## the previous run
==> flow/design.v (excerpt) <==
module conv_mac (
    input         clk,
    input         rst,           
    input         in_valid,
    input  [31:0] OperandA,      
    input  [31:0] OperandB,      
    input  [7:0]  kernel_size,
    output        out_valid,
    output [31:0] result
);
make LEC_CHECK=0 ABC_AREA=1 CAP_MARGIN=0 CORE_ASPECT_RATIO=1.57 CORE_MARGIN=2 CORE_UTILIZATION=49 CTS_CLUSTER_DIAMETER=320 CTS_CLUSTER_SIZE=100 HOLD_SLACK_MARGIN=0.3 PLACE_DENSITY_LB_ADDON=0.29 SLEW_MARGIN=20 TNS_END_PERCENT=5 finish   # period 44.0 ns
run.sh (not shown) runs the stock make flow with config.mk's settings and CLKGATE_MAP_FILE=.
--- input diff the previous run..the current run ---
Settings: ABC_AREA removed (was 1); CTS_CLUSTER_SIZE removed (was 100); HOLD_SLACK_MARGIN removed (was 0.3); CAP_MARGIN changed from 0 to 20; TNS_END_PERCENT removed (was 5); PLACE_DENSITY_LB_ADDON removed (was 0.29); CORE_UTILIZATION changed from 49 to 58; CTS_CLUSTER_DIAMETER removed (was 320); SETUP_SLACK_MARGIN newly set to 5.0; CORE_ASPECT_RATIO removed (was 1.57); the clock period (ns, I/O delays scaled along) changed from 44.0 to 35.0.
==> comparison <==
Cmp the previous run and the current run / post-layout net count / lower: the current run
Number of standard cells in the final layout excluding fillers in the current run is 856 below the previous run.
The area share of buffers outside the clock network number comes out lower for the previous run vs the current run.
Cell area (lower): the previous run
Min buffer count from post-CTS setup fixing across the previous run and the current run: the previous run
Per the comparison of the current run with the previous run, largest stage delay on the critical path saw a decrease, xor/xnor share of the synthesized area shows an increase of 0.78 points.
The more densely filled core belongs to the current run, not the previous run.
Setup slack in the current run is smaller than in the previous run.


Starting RTL as in the previous note.
clock: 44.0 ns
lec_check: 0
abc_area: 1
cap_margin: 0
core_aspect_ratio: 1.57
core_margin: 2
core_utilization: 56
cts_cluster_diameter: 320
cts_cluster_size: 100
place_density_lb_addon: 0.29
slew_margin: 20
tns_end_percent: 5
==> next run, changes <==
- CAP_MARGIN: 0 -> 20
- CORE_ASPECT_RATIO: 1.57 -> unset
- CORE_UTILIZATION: 56 -> 69
- CTS_CLUSTER_DIAMETER: 320 -> unset
- CTS_CLUSTER_SIZE: 100 -> unset
- PLACE_DENSITY: unset -> 0.43
- PLACE_DENSITY_LB_ADDON: 0.29 -> unset
- TNS_END_PERCENT: 5 -> unset
- clock period: 44.0 -> 52.4 ns (I/O delays scaled with it)
Utilization is higher by 13 points.
Count of clock-buffer cells in the layout is higher by 1.
Area after synthesis stays the same.
Cell area is lower by 2.3%.
Die size is lower by 19%.
Clock skew is lower by 11 ps.
==> next run, changes <==
- ABC_AREA: 1 -> unset
- CELL_PAD_IN_SITES_GLOBAL_PLACEMENT: unset -> 2
- CORE_MARGIN: 2 -> 8
- CORE_UTILIZATION: 69 -> 40
- HOLD_SLACK_MARGIN: unset -> 0.18
- PLACE_DENSITY: 0.43 -> unset
- clock period: 52.4 -> 44.0 ns (I/O delays scaled with it)
After rerunning:
- via count shrinks by roughly a tenth
- first-iteration DRC count shrinks by well over a third
- design area stays flat
- count of clock-buffer cells in the layout shrinks by 1
- hold slack is worse by 13 ps
- synthesized area shrinks by a few percent
- setup slack is worse by 2400 ps
- register-to-register slack is worse by 4000 ps
- synthesized cell count shrinks by about a fifth
==> next run, changes <==
- CELL_PAD_IN_SITES_GLOBAL_PLACEMENT: 2 -> unset
- CORE_MARGIN: 8 -> 2
- CORE_UTILIZATION: 40 -> 10
- HOLD_SLACK_MARGIN: 0.18 -> unset
- clock period: 44.0 -> 52.4 ns (I/O delays scaled with it)
The new run finished clean. Final cell count increases by 58%. Routed wire length decreases by 0.81%. Worst setup slack gets better by 4300 ps. Count of clock-buffer cells in the layout falls by 1. Via count is higher by 1.3%.
